## nickel
// alu
module alu #(parameter DATA_WIDTH = 32, OP = 3)
(
    input wire start,
    input wire clk,
    input wire reset_n,
    input wire [DATA_WIDTH - 1 : 0] A,
    input wire [DATA_WIDTH - 1 : 0] B,
    input wire [OP - 1 : 0] op,
    output reg [DATA_WIDTH - 1 : 0] result,
    output reg done
);
Size in the first run: about 2,600 cells after synthesis, roughly 100 I/O pins, about 0.022 mm² of cells after synthesis.
clock: 12.5 ns
lec_check: 0
cap_margin: 0
cell_pad_in_sites_detail_placement: 1
cell_pad_in_sites_global_placement: 3
core_aspect_ratio: 1.01
core_margin: 2
core_utilization: 45
cts_cluster_diameter: 395
gpl_timing_driven: 0
hold_slack_margin: 0.06
place_density_lb_addon: 0.25
slew_margin: 35
tns_end_percent: 35
run.sh (not shown) runs the stock make flow with config.mk's settings and CLKGATE_MAP_FILE=.
What indigo does differently from nickel at the input level:
- TNS_END_PERCENT: 35 -> unset
- PLACE_DENSITY_LB_ADDON: 0.25 -> unset
- HOLD_SLACK_MARGIN: 0.06 -> unset
- GPL_TIMING_DRIVEN: 0 -> unset
- CELL_PAD_IN_SITES_GLOBAL_PLACEMENT: 3 -> unset
- CAP_MARGIN: 0 -> 20
- CTS_CLUSTER_DIAMETER: 395 -> unset
- CORE_UTILIZATION: 45 -> 72
- SETUP_SLACK_MARGIN: unset -> 1.98
- CORE_ASPECT_RATIO: 1.01 -> unset
- PLACE_DENSITY: unset -> 0.35
- CELL_PAD_IN_SITES_DETAIL_PLACEMENT: 1 -> unset
- SLEW_MARGIN: 35 -> 20
- the clock period (ns, I/O delays scaled along): 12.5 -> 6.65
[summary]
- The log for indigo ends in clock tree synthesis with error DPL-0033, so the run never completed.
- As far as simple-gate share of the synthesized area goes, indigo and nickel are indistinguishable; the numbers are identical.
- Chip area ended up about 37% lower on indigo than on nickel.
- [indigo vs nickel] floorplan-stage core utilization: higher in indigo
- Of the two candidates, nickel has the worse detailed placement HPWL and indigo the better one.
- As far as synthesized cell count goes, nickel and indigo are indistinguishable; the numbers are identical.
> inputs changed (indigo -> maple)
- TNS_END_PERCENT newly set to 5
- CORE_UTILIZATION changed from 72 to 58
- PLACE_DENSITY removed (was 0.35)
- SETUP_SLACK_MARGIN removed (was 1.98)
- the clock period (ns, I/O delays scaled along) changed from 6.65 to 7.72
==> results <==
Synthesis area per yosys of indigo is on par with maple. Complete run, failing final checks: maple, reason negative setup slack. Going from indigo to maple, post-detailed-placement half-perimeter wirelength shrank by a few percent. indigo -> maple: placed instance area decreased slightly.
## Diff of input files: yarrow against maple
- swapping 58 for 45 in CORE_UTILIZATION
- clearing TNS_END_PERCENT, which used to be 5
- swapping 7.72 for 9.23 in the clock period (ns, I/O delays scaled along)
Notes after the runs:
- Vias per cell in yarrow is 0.28 lower than in maple
- Delay of the slowest cell on the worst path delta (maple -> yarrow): insignificant
- Taking maple as the reference, in yarrow die size picked up an extra about 28%; count of final setup violators lost 20.
- yarrow went all the way through synthesis, placement and routing and the layout is clean on timing, DRC and antenna.

alu again, from the RTL that the note above started with.
Settings: LEC_CHECK=0, ABC_AREA=1, CAP_MARGIN=20, CELL_PAD_IN_SITES_DETAIL_PLACEMENT=2, CORE_MARGIN=2, CORE_UTILIZATION=40, CTS_CLUSTER_SIZE=42, GPL_ROUTABILITY_DRIVEN=0, HOLD_SLACK_MARGIN=0.02, SETUP_SLACK_MARGIN=-0.04, SLEW_MARGIN=20; clock period 9.5 ns.
The starting point never finished: it broke off in global routing.
Change:
Settings changed: CELL_PAD_IN_SITES_DETAIL_PLACEMENT 2 to not set, CORE_UTILIZATION 40 to 53, CTS_CLUSTER_DIAMETER set to 378, CTS_CLUSTER_SIZE 42 to 98, GPL_ROUTABILITY_DRIVEN 0 to not set, HOLD_SLACK_MARGIN 0.02 to not set, MAX_ROUTING_LAYER set to met4, PLACE_DENSITY set to 0.84, SETUP_SLACK_MARGIN -0.04 to not set.
With this change the flow completed with no timing, DRC or antenna violations.
Die area falls by 24%.
Synthesized cell count is unchanged.
Synthesized area does not change.
Change:
Settings changed: ABC_AREA 1 to not set, CELL_PAD_IN_SITES_DETAIL_PLACEMENT set to 2, CORE_UTILIZATION 53 to 40, CTS_CLUSTER_DIAMETER 378 to not set, CTS_CLUSTER_SIZE 98 to not set, GPL_ROUTABILITY_DRIVEN set to 0, MAX_ROUTING_LAYER met4 to not set, PLACE_DENSITY 0.84 to not set, SETUP_SLACK_MARGIN set to -0.04.
With this change the flow never finished: it broke off in global routing, error GRT-0116; die area increases by about 20%; area after synthesis decreases by 8.5%; synthesized cell count decreases by about 23%.
Change:
Settings changed: CELL_PAD_IN_SITES_DETAIL_PLACEMENT 2 to not set, CORE_UTILIZATION 40 to 64, GPL_ROUTABILITY_DRIVEN 0 to not set, SETUP_SLACK_MARGIN -0.04 to not set.
Clock period 9.5 ns to 9.23 ns, I/O delays scaled along.
This time the run finished clean.
Die size is lower by 37%.
Synthesized area stays the same.
Synthesized cell count is unchanged.

Starting RTL as in the previous note.
Settings: LEC_CHECK=0, CAP_MARGIN=30, CELL_PAD_IN_SITES_GLOBAL_PLACEMENT=3, CORE_ASPECT_RATIO=1.01, CORE_MARGIN=2, CORE_UTILIZATION=45, PLACE_DENSITY_LB_ADDON=0.01, SLEW_MARGIN=35; clock period 10.3 ns.
Edit:
Settings changed: CAP_MARGIN 30 to 20, CELL_PAD_IN_SITES_GLOBAL_PLACEMENT 3 to default, CORE_ASPECT_RATIO 1.01 to default, CORE_UTILIZATION 45 to 63, PLACE_DENSITY_LB_ADDON 0.01 to default, SETUP_SLACK_MARGIN from default to 1.48, SLEW_MARGIN 35 to 20.
Clock period 10.3 ns to 6.65 ns, I/O delays scaled along.
This time the run never finished: it broke off in global routing (5_1_grt) on GRT-0232.
Synthesized area stays the same.
Synthesized cell count does not change.
Die size decreases by a quarter to a third.
Edit:
Settings changed: CORE_UTILIZATION 63 to 64, CTS_CLUSTER_SIZE from default to 35, SETUP_SLACK_MARGIN 1.48 to default, TNS_END_PERCENT from default to 5.
Clock period 6.65 ns to 7.78 ns, I/O delays scaled along.
Now the flow reached the layout checks and failed them: negative setup slack.
Die size falls by 1.5%.
Synthesized area does not change.
Synthesized cell count does not change.
Edit:
Settings changed: CORE_UTILIZATION 64 to 45, CTS_CLUSTER_SIZE 35 to default, TNS_END_PERCENT 5 to default.
Clock period 7.78 ns to 9.5 ns, I/O delays scaled along.
After rerunning: With this change the flow produced a clean layout; clock-buffer cell count came out higher by 3; sequential share of layout area goes up by 0.63 points; clock skew came out higher by 7.8 ps; cell area drops by 9.5%; global-route usage is lower by 16 points; routed wire length fell by 5.4%; utilization falls by 31 points; synthesized cell count stays the same.
Edit:
Settings changed: CORE_UTILIZATION 45 to 66.
Clock period 9.5 ns to 7.78 ns, I/O delays scaled along.
=> The changed run did not get past global routing (5_1_grt). Area after synthesis does not change. Synthesized cell count stays the same. Die size fell by 31%.

Starting RTL as in the previous note.
export LEC_CHECK = 0
export ABC_AREA = 1
export CAP_MARGIN = 20
export CORE_ASPECT_RATIO = 0.96
export CORE_MARGIN = 2
export CORE_UTILIZATION = 60
export CTS_CLUSTER_DIAMETER = 312
export CTS_CLUSTER_SIZE = 100
export PLACE_DENSITY_LB_ADDON = 0.07
export SLEW_MARGIN = 10
export TNS_END_PERCENT = 30
create_clock -name core_clock -period 12.4 [get_ports {clk}]
The starting point ran to the end with no violations.
Next try:
- ABC_AREA: 1 -> 0
- CORE_UTILIZATION: 60 -> 72
- CTS_CLUSTER_DIAMETER: 312 -> unset
- CTS_CLUSTER_SIZE: 100 -> 29
- PLACE_DENSITY: unset -> 0.67
- PLACE_DENSITY_LB_ADDON: 0.07 -> unset
- SETUP_SLACK_MARGIN: unset -> 3.14
- TNS_END_PERCENT: 30 -> unset
Effect: With this change the flow never finished: it broke off in global routing (5_1_grt) on GRT-0116. Synthesized area falls by 8.5%. Die area came out lower by 23%. Synthesized cell count shrinks by 23%.
Next try:
- CORE_UTILIZATION: 72 -> 58
- HOLD_SLACK_MARGIN: unset -> -0.02
- PLACE_DENSITY: 0.67 -> 0.6
- SETUP_SLACK_MARGIN: 3.14 -> -0.48
- clock period: 12.4 -> 7.68 ns (I/O delays scaled with it)
Outcome:
- Now the flow finished but failed the layout checks on setup timing
- area after synthesis does not change
- synthesized cell count does not change
- die size went up by a quarter to a third
Next try:
- ABC_AREA: 0 -> unset
- CORE_ASPECT_RATIO: 0.96 -> unset
- CORE_UTILIZATION: 58 -> 72
- CTS_CLUSTER_SIZE: 29 -> 99
- HOLD_SLACK_MARGIN: -0.02 -> unset
- PLACE_DENSITY: 0.6 -> unset
- SETUP_SLACK_MARGIN: -0.48 -> unset
- SLEW_MARGIN: 10 -> 20
- clock period: 7.68 -> 11.2 ns (I/O delays scaled with it)
The changed run finished clean.
Final cell count drops by 12%.
Hold slack hardly moves.
Synthesized cell count does not change.
Cell area goes down by 12%.
Next try:
- CORE_UTILIZATION: 72 -> 63
- CTS_CLUSTER_SIZE: 99 -> 79
- HOLD_SLACK_MARGIN: unset -> 0.3
- clock period: 11.2 -> 7.78 ns (I/O delays scaled with it)
Effect:
- The changed run died in global routing (5_1_grt)
- die size grows by 14%
- area after synthesis stays the same
- synthesized cell count stays the same

Starting RTL as in the previous note.
Settings: LEC_CHECK=0, ABC_AREA=0, CAP_MARGIN=20, CORE_ASPECT_RATIO=0.96, CORE_MARGIN=2, CORE_UTILIZATION=65, CTS_CLUSTER_SIZE=29, HOLD_SLACK_MARGIN=-0.02, MAX_ROUTING_LAYER=met4, PLACE_DENSITY=0.6, SETUP_SLACK_MARGIN=2.1, SLEW_MARGIN=10; clock period 7.68 ns.
The baseline never finished: it broke off in global routing (5_1_grt) (GRT-0116).
Change:
- CORE_UTILIZATION: 65 -> 52
- HOLD_SLACK_MARGIN: -0.02 -> unset
- MAX_ROUTING_LAYER: met4 -> unset
- PLACE_DENSITY: 0.6 -> unset
- PLACE_DENSITY_LB_ADDON: unset -> 0.07
- SETUP_SLACK_MARGIN: 2.1 -> -0.48
The new run completed, yet does not pass: setup timing.
Synthesized area does not change.
Die area rises by 24%.
Synthesized cell count stays the same.
Change:
- CORE_ASPECT_RATIO: 0.96 -> 1.88
- CORE_UTILIZATION: 52 -> 60
- CTS_CLUSTER_DIAMETER: unset -> 312
- CTS_CLUSTER_SIZE: 29 -> 100
- SETUP_SLACK_MARGIN: -0.48 -> unset
- TNS_END_PERCENT: unset -> 30
- clock period: 7.68 -> 12.4 ns (I/O delays scaled with it)
- This time the run went through all stages and came out clean
- setup slack gets better by 1.9 ns
- sequential share of layout area rose by 0.75 points
- count of clock-buffer cells in the layout grows by 3
- clock skew barely changes
- final cell count came out lower by about 10%
- wire length goes down by about 2%
- first-iteration DRC count climbs by 6.1%
- via count drops by 1.4%
- hold slack is worse by 0.011 ns

## lane 1
alu again, from the RTL that the note above started with.
clock: 12.4 ns
lec_check: 0
abc_area: 0
cap_margin: 20
core_aspect_ratio: 0.5
core_margin: 2
core_utilization: 60
cts_cluster_diameter: 312
cts_cluster_size: 100
hold_slack_margin: 0.29
place_density_lb_addon: 0.07
slew_margin: 10
tns_end_percent: 30
Lane 1 was carried through to the last stage, and its layout satisfied the timing, design-rule and antenna checks.
### lane 1 -> lane 2
Settings: HOLD_SLACK_MARGIN removed (was 0.29); SETUP_SLACK_MARGIN newly set to 2.55; CORE_ASPECT_RATIO changed from 0.5 to 0.96.
Findings:
- Any difference in clock-cell share of area between lane 2 and lane 1 is small enough to ignore.
- Lane 1 was routed with fewer vias than lane 2.
- Going from lane 1 to lane 2, worst path setup slack after routing shows an increase of 1.16 ns; post-route clock period utilization shows a reduction of 9.3 points; highest achievable clock rate shows an increase of about 12%.
- The most heavily used metal layer in global routing comes out met1 in one run and met2 in the other, namely in lane 1 and lane 2 respectively.
- In the reports for lane 1 and lane 2, the larger final instance count without filler cells belongs to lane 2.
- Number of tap cells added at floorplan: lane 2 vs lane 1 up 1.2%
- Total length of routed met3 wires delta for lane 2 relative to lane 1: about 30% lower
Here is what was changed in the inputs of lane 3 compared with lane 2.
Settings: HOLD_SLACK_MARGIN newly set to -0.1; SETUP_SLACK_MARGIN removed (was 2.55); CORE_UTILIZATION changed from 60 to 68; TNS_END_PERCENT changed from 30 to 5; PLACE_DENSITY_LB_ADDON removed (was 0.07); CTS_CLUSTER_DIAMETER removed (was 312); CTS_CLUSTER_SIZE changed from 100 to 29; the clock period (ns, I/O delays scaled along) changed from 12.4 to 8.39.
Findings:
Note that the maximum number of pins on one net before global-route repair recorded for lane 3 amounts to 1.10 times the value seen in lane 2.
When lane 3 is measured against lane 2, its final setup slack of the worst path turns out 3.43 ns lower.
Lane 3 vs lane 2: final period utilization up
Total vias in the final route: higher on lane 3
Lane 3 vs lane 2: count of plain and timing-repair buffers up by more than 100%
As of lane 3, area taken by multi-input logic gates had risen by a few percent compared to lane 2.
For the critical path depth, lane 3 came in about 4% higher than lane 2 did.
Complete run, failing final checks: lane 3, reason setup timing.
Relative to lane 2, the worst hold slack of lane 3 is higher by 0.011 ns.
Edits applied to the flow inputs when going from lane 3 to lane 4:
Settings: SLEW_MARGIN now 20, was 10; CORE_ASPECT_RATIO no longer set, was 0.96; ABC_AREA no longer set, was 0; CORE_UTILIZATION now 64, was 68; CTS_CLUSTER_SIZE now 37, was 29; the clock period (ns, I/O delays scaled along) now 7.72, was 8.39.
## What came out
- Completing all stages was not enough for lane 4: its layout failed the final checks because of setup timing.
- Lane 3: flow complete, layout not clean; failing: setup timing
- Lower mean routed wirelength per cell among lane 3 and lane 4: lane 4
- Routed length on met2: lower on lane 3
- Taking lane 3 as the reference point, the number of nets in the final layout of lane 4 rises by 61.
- As far as tally of max-capacitance violations goes, lane 4 and lane 3 are indistinguishable; the numbers are identical.
- [compare] base=lane 3 new=lane 4: detailed-route wire length on metal 1 higher; area added between synthesis and finish higher.
- The final worst slack of lane 4 was superior to that of lane 3.

Setup of before:
Starting RTL as in the previous note.
// alu
module alu #(parameter DATA_WIDTH = 32, OP = 3)
(
    input wire start,
    input wire clk,
    input wire reset_n,
    input wire [DATA_WIDTH - 1 : 0] A,
    input wire [DATA_WIDTH - 1 : 0] B,
    input wire [OP - 1 : 0] op,
    output reg [DATA_WIDTH - 1 : 0] result,
    output reg done
);
Settings: LEC_CHECK=0, ABC_AREA=1, CAP_MARGIN=20, CORE_ASPECT_RATIO=0.5, CORE_MARGIN=2, CORE_UTILIZATION=48, CTS_CLUSTER_DIAMETER=312, CTS_CLUSTER_SIZE=100, PLACE_DENSITY_LB_ADDON=0.07, SLEW_MARGIN=10, TNS_END_PERCENT=30; clock period 12.4 ns.
before went all the way through synthesis, placement and routing and the layout is clean on timing, DRC and antenna.
Changes in after relative to before:
Settings: changing SLEW_MARGIN from 10 to 20; removing CORE_ASPECT_RATIO (formerly 0.5); changing CORE_UTILIZATION from 48 to 57; removing PLACE_DENSITY_LB_ADDON (formerly 0.07); removing TNS_END_PERCENT (formerly 30); removing ABC_AREA (formerly 1); removing CTS_CLUSTER_DIAMETER (formerly 312); removing CTS_CLUSTER_SIZE (formerly 100); changing the clock period (ns, I/O delays scaled along) from 12.4 to 7.78.
[summary]
Finished, but not clean: after, with negative setup slack. Worst hold slack sits higher in after than in before. Multi-input gate share of total cell area: after and before compared, lower one is after. Chip width, after and before: lower on after. Note that the number of vias per cell after detailed routing recorded for after amounts to 1.17 times the value seen in before. after has maximum fanout along the worst path below what before had. The number of antenna violations at the first check in global routing number comes out higher for after vs before. Of after and before, it is after that has the higher layout buffer count excluding clock buffers.
